Setup of try-delta:
==> flow/design.v <==
 module ADDER_TREE#(parameter DATA_IN_WIDTH = 8,DATA_OUT_WIDTH = 16)
							(clk,rst_n,ena,data_in1,data_in2,data_out,done,	pipe
							);
 input clk,rst_n,ena;
 input [DATA_IN_WIDTH - 1:0] data_in1,data_in2;
 output [DATA_OUT_WIDTH:0] data_out;
 output done;
 reg signed done;
 reg signed [DATA_OUT_WIDTH:0] data_out;
output [6:0] pipe;
reg signed [6:0] pipe;
wire data_in2_b0,data_in2_b1,data_in2_b2,data_in2_b3,data_in2_b4,data_in2_b5,data_in2_b6,data_in2_b7;
wire [DATA_IN_WIDTH - 1:0] M_wire0,M_wire1,M_wire2,M_wire3,M_wire4,M_wire5,M_wire6,M_wire7;
reg signed  [DATA_IN_WIDTH - 1:0] M_reg0,M_reg1,M_reg2,M_reg3,M_reg4,M_reg5,M_reg6,M_reg7;
reg signed  [DATA_IN_WIDTH:0] M_reg_ls1_0,M_reg_ls1_1,M_reg_ls1_2,M_reg_ls1_3,M_reg_ls1_4,M_reg_ls1_5,M_reg_ls1_6,M_reg_ls1_7;
reg signed  [DATA_IN_WIDTH + 1:0] Adder_reg1_0,Adder_reg1_1,Adder_reg1_2,Adder_reg1_3;
reg signed  [DATA_IN_WIDTH + 3:0] Adder_reg1_ls2_0,Adder_reg1_ls2_1,Adder_reg1_ls2_2,Adder_reg1_ls2_3,Adder_reg2_0,Adder_reg2_1;
reg signed  [DATA_IN_WIDTH + DATA_IN_WIDTH - 1:0] Adder_reg2_ls4_0,Adder_reg2_ls4_1;
reg signed  [DATA_IN_WIDTH + DATA_IN_WIDTH - 1:0] Adder_reg3_1;
assign data_in2_b0 = data_in2[0];
assign data_in2_b1 = data_in2[1];
assign data_in2_b2 = data_in2[2];
assign data_in2_b3 = data_in2[3];
assign data_in2_b4 = data_in2[4];
assign data_in2_b5 = data_in2[5];
assign data_in2_b6 = data_in2[6];
assign data_in2_b7 = data_in2[7];
assign M_wire0 = data_in2_b0 ? data_in1 : 0;
assign M_wire1 = data_in2_b1 ? data_in1 : 0;
assign M_wire2 = data_in2_b2 ? data_in1 : 0;
assign M_wire3 = data_in2_b3 ? data_in1 : 0;
assign M_wire4 = data_in2_b4 ? data_in1 : 0;
assign M_wire5 = data_in2_b5 ? data_in1 : 0;
assign M_wire6 = data_in2_b6 ? data_in1 : 0;
assign M_wire7 = data_in2_b7 ? data_in1 : 0;
always @(posedge clk or negedge rst_n)
  begin
    if(!rst_n)
	   begin
		   M_reg0 <= 0;
			M_reg1 <= 0;
			M_reg2 <= 0;
			M_reg3 <= 0;
			M_reg4 <= 0;
			M_reg5 <= 0;
			M_reg6 <= 0;
			M_reg7 <= 0;
			pipe[0] <= 0;
		end
	 else
	   begin
		  if(ena)
		    begin
			   M_reg0 <= M_wire0;
				M_reg1 <= M_wire1;
				M_reg2 <= M_wire2;
				M_reg3 <= M_wire3;
				M_reg4 <= M_wire4;
				M_reg5 <= M_wire5;
				M_reg6 <= M_wire6;
				M_reg7 <= M_wire7;
				pipe[0] <= 1;
			 end
		end
  end
always @(posedge clk or negedge rst_n)
  begin
    if(!rst_n)
	   begin
		   M_reg_ls1_0 <= 0;
			M_reg_ls1_1 <= 0;
			M_reg_ls1_2 <= 0;
			M_reg_ls1_3 <= 0;
			M_reg_ls1_4 <= 0;
			M_reg_ls1_5 <= 0;
			M_reg_ls1_6 <= 0;
			M_reg_ls1_7 <= 0;
			pipe[1] <= 0;
		end
	 else
	   begin
		  if(pipe[0])
		    begin
			   M_reg_ls1_0 <= M_reg0;
				M_reg_ls1_1 <= {M_reg1[7:0],1'b0};
				M_reg_ls1_2 <= M_reg2;
				M_reg_ls1_3 <= {M_reg3[7:0],1'b0};
				M_reg_ls1_4 <= M_reg4;
				M_reg_ls1_5 <= {M_reg5[7:0],1'b0};
				M_reg_ls1_6 <= M_reg6;
				M_reg_ls1_7 <= {M_reg7[7:0],1'b0};
				pipe[1] <= 1;
			 end
		end
  end
always @(posedge clk or negedge rst_n)
  begin
    if(!rst_n)
	   begin
		   Adder_reg1_0 <= 0;
			Adder_reg1_1 <= 0;
			Adder_reg1_2 <= 0;
			Adder_reg1_3 <= 0;
			pipe[2] <= 0;
		end
	 else
	   begin
		  if(pipe[1])
		    begin
			   Adder_reg1_0 <= M_reg_ls1_0 + M_reg_ls1_1;
				Adder_reg1_1 <= M_reg_ls1_2 + M_reg_ls1_3;
				Adder_reg1_2 <= M_reg_ls1_4 + M_reg_ls1_5;
				Adder_reg1_3 <= M_reg_ls1_6 + M_reg_ls1_7;
				pipe[2] <= 1;
			 end
		end
  end
always @(posedge clk or negedge rst_n)
  begin
    if(!rst_n)
	   begin
		   Adder_reg1_ls2_0 <= 0;
			Adder_reg1_ls2_1 <= 0;
			Adder_reg1_ls2_2 <= 0;
			Adder_reg1_ls2_3 <= 0;
			pipe[3] <= 0;
		end
	 else
	   begin
		  if(pipe[2])
		    begin
			   Adder_reg1_ls2_0 <= Adder_reg1_0;
				Adder_reg1_ls2_1 <= {Adder_reg1_1[9:0],2'b0};
				Adder_reg1_ls2_2 <= Adder_reg1_2;
				Adder_reg1_ls2_3 <= {Adder_reg1_3[9:0],2'b0};
				pipe[3] <= 1;
			 end
		end
  end
 always @(posedge clk or negedge rst_n)
  begin
    if(!rst_n)
	   begin
		   Adder_reg2_0 <= 0;
			Adder_reg2_1 <= 0;
			pipe[4] <= 0;
		end
	 else
	   begin
		  if(pipe[3])
		    begin
			   Adder_reg2_0 <= Adder_reg1_ls2_0 + Adder_reg1_ls2_1;
				Adder_reg2_1 <= Adder_reg1_ls2_2 + Adder_reg1_ls2_3;
				pipe[4] <= 1;
			 end
		end
  end
  always @(posedge clk or negedge rst_n)
  begin
    if(!rst_n)
	   begin
		   Adder_reg2_ls4_0 <= 0;
		   Adder_reg2_ls4_1 <= 0;
			pipe[5] <= 0;
		end
	 else
	   begin
		  if(pipe[4])
		    begin
				Adder_reg2_ls4_0 <= Adder_reg2_0;
				Adder_reg2_ls4_1 <= {Adder_reg2_1[11:0],4'b0};
				pipe[5] <= 1;
			 end
		end
  end
 always @(posedge clk or negedge rst_n)
  begin
    if(!rst_n)
	   begin
		   Adder_reg3_1 <= 0;
			pipe[6] <= 0;
		end
	 else
	   begin
		  if(pipe[5])
		    begin
			   Adder_reg3_1 <= Adder_reg2_ls4_0 + Adder_reg2_ls4_1;
				pipe[6] <= 1;
			 end
		end
  end
always @(posedge clk or negedge rst_n)
  begin
    if(!rst_n)
	   begin
		  data_out <= 0;
		  done <= 0; 
		end
	 else
	   begin
		  if(pipe[6])
		    begin
			  data_out <= Adder_reg3_1;
			  done <= 1'b1;
			 end
		end
  end
 endmodule 
clock: 3.04 ns
lec_check: 0
cap_margin: 20
core_margin: 2
core_utilization: 40
slew_margin: 20
run.sh (not shown) runs the stock make flow with config.mk's settings and CLKGATE_MAP_FILE=.
What try-garnet does differently from try-delta at the input level:
Settings: changing CAP_MARGIN from 20 to 5; setting MAX_ROUTING_LAYER to met5 for the first time; setting PLACE_DENSITY_LB_ADDON to 0.05 for the first time; setting CORE_ASPECT_RATIO to 1.21 for the first time; changing CORE_UTILIZATION from 40 to 31; changing the clock period (ns, I/O delays scaled along) from 3.04 to 3.79.
sky130_fd_sc_hd__dfrtp_1 as the cell at the slowest stage of the critical path was reported by try-delta, and sky130_fd_sc_hd__dfrtp_2 by try-garnet. Compared with try-delta, try-garnet shows a lower global placement routability congestion. Diff try-delta -> try-garnet | maximum fanout encountered on the critical timing path | up by more than 100%. Compared with try-delta, try-garnet shows a count of clock buffers in the final design that is 3 higher.
diff inputs: try-garnet => try-raven
Settings: CORE_UTILIZATION changed from 31 to 72; CAP_MARGIN changed from 5 to 20; SETUP_SLACK_MARGIN newly set to -0.05; CORE_ASPECT_RATIO removed (was 1.21); MAX_ROUTING_LAYER removed (was met5); PLACE_DENSITY_LB_ADDON removed (was 0.05); the clock period (ns, I/O delays scaled along) changed from 3.79 to 1.8.
### Flow results
- [try-raven] flow finished | final checks: failed | reasons: negative setup slack
- try-garnet has lower combinational cell power than try-raven.
- Number of clock buffers inserted by TritonCTS on try-raven is down relative to try-garnet.
- Looking at try-garnet and try-raven, the average size of a mapped cell is a wash.

* * *

v58:
// ADDER_TREE: RTL as listed in full above, without the edits since
Settings: LEC_CHECK=0, ABC_AREA=1, CAP_MARGIN=20, CORE_MARGIN=2, CORE_UTILIZATION=72, CTS_CLUSTER_DIAMETER=91, SETUP_SLACK_MARGIN=0.3, SLEW_MARGIN=20; clock period 1.8 ns.
Complete run, failing final checks: v58, reason setup timing.
The following lists how v38 was set up differently from v58:
# v58
export LEC_CHECK = 0
export ABC_AREA = 1
export CAP_MARGIN = 20
export CORE_MARGIN = 2
export CORE_UTILIZATION = 72
export CTS_CLUSTER_DIAMETER = 91
export SETUP_SLACK_MARGIN = 0.3
export SLEW_MARGIN = 20
create_clock -name core_clock -period 1.8 [get_ports {clk}]
# v38
export LEC_CHECK = 0
export CAP_MARGIN = 20
export CORE_MARGIN = 2
export CORE_UTILIZATION = 32
export SLEW_MARGIN = 20
create_clock -name core_clock -period 3.04 [get_ports {clk}]
Findings:
v38: full flow OK, the timing, DRC and antenna checks passed
When v38 is measured against v58, its worst setup slack turns out 0.48 ns higher.
A slowest stage cell on the critical path of dfrtp_2 is what v38 shows, while dfrtp_1 belongs to v58.
Multiplexer area fraction after synthesis: v38 vs v58 up 16 points
[compare] base=v58 new=v38: period utilization decreased by 16 points relative to the old numbers; chip area estimate from yosys synthesis decreased by about 1.6% relative to the old numbers; maximum number of pins on one net before global-route repair increased by 8 relative to the old numbers; layout inverter count without the clock tree decreased by 56% relative to the old numbers; worst endpoint required time increased by 0.18 ns relative to the old numbers.
Changes observed in v38 relative to v58: HPWL reported at the end of detailed placement went down about 14%; logic gate share of total power went down 9.3 points.
The inputs of v52 differ from those of v38 as listed below.
# v38
export LEC_CHECK = 0
export CAP_MARGIN = 20
export CORE_MARGIN = 2
export CORE_UTILIZATION = 32
export SLEW_MARGIN = 20
create_clock -name core_clock -period 3.04 [get_ports {clk}]
# v52
export LEC_CHECK = 0
export ABC_AREA = 1
export CAP_MARGIN = 20
export CORE_MARGIN = 2
export CORE_UTILIZATION = 72
export CTS_CLUSTER_DIAMETER = 118
export SLEW_MARGIN = 20
create_clock -name core_clock -period 1.7 [get_ports {clk}]
Results
STATUS run=v52 STAGES=ALL_DONE FINAL_CHECKS=FAILED CAUSE=setup timing. On buffer-and-inverter tally for the worst setup path: v52 sits below v38. On critical path depth: v52 sits above v38. Comparing v38 and v52, the lower area share of and/or/nand/nor cells after synthesis was measured on v38. When the final numbers for v38 and v52 were put side by side, the part of the power in the clock network turned out to be smaller in v52. Taking v38 as the reference point, the setup slack of v52 falls by 0.50 ns. Looking at largest voltage drop on the vdd net across v38 and v52, the one that comes out lower is v38. v52 vs v38, total met2 wirelength after detailed routing went up by 55%. Die area | v52 < v38.
Edits applied to the flow inputs when going from v52 to v27:
# v52
export LEC_CHECK = 0
export ABC_AREA = 1
export CAP_MARGIN = 20
export CORE_MARGIN = 2
export CORE_UTILIZATION = 72
export CTS_CLUSTER_DIAMETER = 118
export SLEW_MARGIN = 20
create_clock -name core_clock -period 1.7 [get_ports {clk}]
# v27
export LEC_CHECK = 0
export CAP_MARGIN = 20
export CORE_MARGIN = 2
export CORE_UTILIZATION = 71
export SLEW_MARGIN = 20
create_clock -name core_clock -period 2.79 [get_ports {clk}]
==> results <==
Post-route setup TNS in v27 is 0.097 ns above v52. Count of boundary I/O pins came out exactly the same in v27 and v52. v27 ends up with a area reported by Yosys stat that is 1.6% lower than in v52. When v27 is measured against v52, its logic gate share of total power turns out 1.4 points lower. v52 → v27: minimum setup slack in the final design went up, synthesized area went down. v27 finished all stages; the layout is clean. Final checks on v52, whose flow otherwise completed, came back failing, citing setup timing.

* * *

Starts from the design.v that is shown in full above.
export LEC_CHECK = 0
export CAP_MARGIN = 20
export CORE_ASPECT_RATIO = 0.6
export CORE_MARGIN = 2
export CORE_UTILIZATION = 65
export CTS_CLUSTER_DIAMETER = 87
export GPL_TIMING_DRIVEN = 1
export MAX_ROUTING_LAYER = met5
export MIN_ROUTING_LAYER = met1
export PLACE_DENSITY_LB_ADDON = 0.18
export SLEW_MARGIN = 20
export TNS_END_PERCENT = 85
create_clock -name core_clock -period 4.0 [get_ports {clk}]
The baseline passed the timing, DRC and antenna checks.
==> next run, changes <==
Settings changed: ABC_AREA set to 1, CORE_ASPECT_RATIO 0.6 to unset, CORE_UTILIZATION 65 to 72, CTS_CLUSTER_DIAMETER 87 to 191, GPL_TIMING_DRIVEN 1 to unset, MAX_ROUTING_LAYER met5 to unset, MIN_ROUTING_LAYER met1 to unset, PLACE_DENSITY_LB_ADDON 0.18 to unset, SETUP_SLACK_MARGIN set to -0.11, TNS_END_PERCENT 85 to 80.
Clock period 4.0 ns to 1.69 ns, I/O delays scaled along.
With this change the flow finished with negative setup slack left.
Cell count climbs by 36%.
Setup slack is worse by 1.3 ns.
Die area drops by 8.2%.
Design area climbs by 4.5%.
Core utilization climbs by 9.7 points.
==> next run, changes <==
Settings changed: CTS_CLUSTER_DIAMETER 191 to 91, CTS_CLUSTER_SIZE set to 14, PLACE_DENSITY_LB_ADDON set to 0.06, SETUP_SLACK_MARGIN -0.11 to 0.3, TNS_END_PERCENT 80 to unset.
Clock period 1.69 ns to 1.8 ns, I/O delays scaled along.
After rerunning:
- Now the flow passed the timing, DRC and antenna checks
- worst setup slack improved by 0.21 ns
- core utilization went up by 4.2 points
- worst hold slack improves by 0.032 ns
- final area grows by 4.9%
- total power is lower by 2.5%
- synthesized area stays the same
- die area does not change
- clock-buffer cell count drops by 19
- non-clock buffer count is higher by 36
==> next run, changes <==
Settings changed: ABC_AREA 1 to unset, CORE_UTILIZATION 72 to 40, CTS_CLUSTER_DIAMETER 91 to unset, CTS_CLUSTER_SIZE 14 to unset, PLACE_DENSITY_LB_ADDON 0.06 to unset, SETUP_SLACK_MARGIN 0.3 to unset.
Clock period 1.8 ns to 4.0 ns, I/O delays scaled along.
What happened:
- count of clock-buffer cells in the layout grows by 24
- cell count shrinks by 17%
- wire length shrinks by 35%
- worst setup slack improves by 0.91 ns
- area after synthesis shrinks by 1.6%
- combinational power shrinks by 69%
- flip-flop count does not change
- final area shrinks by 6.5%

* * *

## v40
Starts from the design.v that is shown in full above.
clock: 1.7 ns
lec_check: 0
abc_area: 1
cap_margin: 20
core_margin: 2
core_utilization: 72
cts_cluster_diameter: 364
cts_cluster_size: 14
hold_slack_margin: 0.3
place_density_lb_addon: 0.06
setup_slack_margin: 0.3
slew_margin: 20
The layout from v40, despite a flow that completed every stage, fails the layout checks, with the failing checks listed as negative setup slack.
Edits applied to the flow inputs when going from v40 to v48:
Settings: CTS_CLUSTER_SIZE: 14 -> unset; HOLD_SLACK_MARGIN: 0.3 -> unset; CTS_CLUSTER_DIAMETER: 364 -> unset; PLACE_DENSITY_LB_ADDON: 0.06 -> unset; SETUP_SLACK_MARGIN: 0.3 -> unset; the clock period (ns, I/O delays scaled along): 1.7 -> 1.72.
==> results <==
In v48 the implementation ran to completion but is not tape-out ready, as the final checks report negative setup slack. v48 vs v40 — number of cells after detailed placement climbed slightly. ~same count of unique library cells instantiated by Yosys in v48 and v40. The worst path arrival time in v48 was lower than what v40 gave. Diff v48 and v40: final-stage net count lower in v48.
--- input diff v48..v45 ---
Settings: a change of CORE_UTILIZATION from 72 to 66; an added CTS_CLUSTER_DIAMETER of 102; a deleted ABC_AREA that had been 1; an added CTS_CLUSTER_SIZE of 24; a change of the clock period (ns, I/O delays scaled along) from 1.72 to 1.95.
[summary]
Although v45 finished all stages, its layout failed final checks on negative setup slack. Proportion of power drawn by the clock network delta for v45 relative to v48: 10 points lower. Changes observed in v45 relative to v48: routed wire length on met2 shrank by 29%; pin count of the biggest net entering global routing decreased about 1.5%; final hold slack now larger. | yosys cell count | lower: v45 |. Count of placed standard cells including taps of v45 falls short of that of v48 by more than 10%. Met3 global-route usage (higher): v48. v45 vs. v48: end-of-flow core utilization shows a reduction of 9.6 points; total power shows a reduction of about 23%; synthesized area per cell shows an increase of 43%; final cell area excluding filler cells shows a reduction of 4.4%.
Edits applied to the flow inputs when going from v45 to v26:
Settings: CORE_UTILIZATION now 40, was 66; CORE_ASPECT_RATIO now 1.52, previously not set; CORE_MARGIN now 3, was 2; CTS_CLUSTER_SIZE now 96, was 24; CTS_CLUSTER_DIAMETER no longer set, was 102; the clock period (ns, I/O delays scaled along) now 3.05, was 1.95.
v26 finished end to end and its layout was clean on timing, DRC and antenna.
Cmp v26 and v45 / sequential share of layout area / lower: v26
Re final worst hold slack: v26 is 0.060 ns up on v45.
On maximum VDD drop, the higher figure sits with v45, not v26.
v26 does worse than v45 on wire length.
Changes observed in v26 relative to v45: total track usage lost 9.3 points; critical path depth lost 6.
Fraction of the core area covered by cells at the end of the flow: higher on v45
Power is estimated from default activity; no workload was simulated.
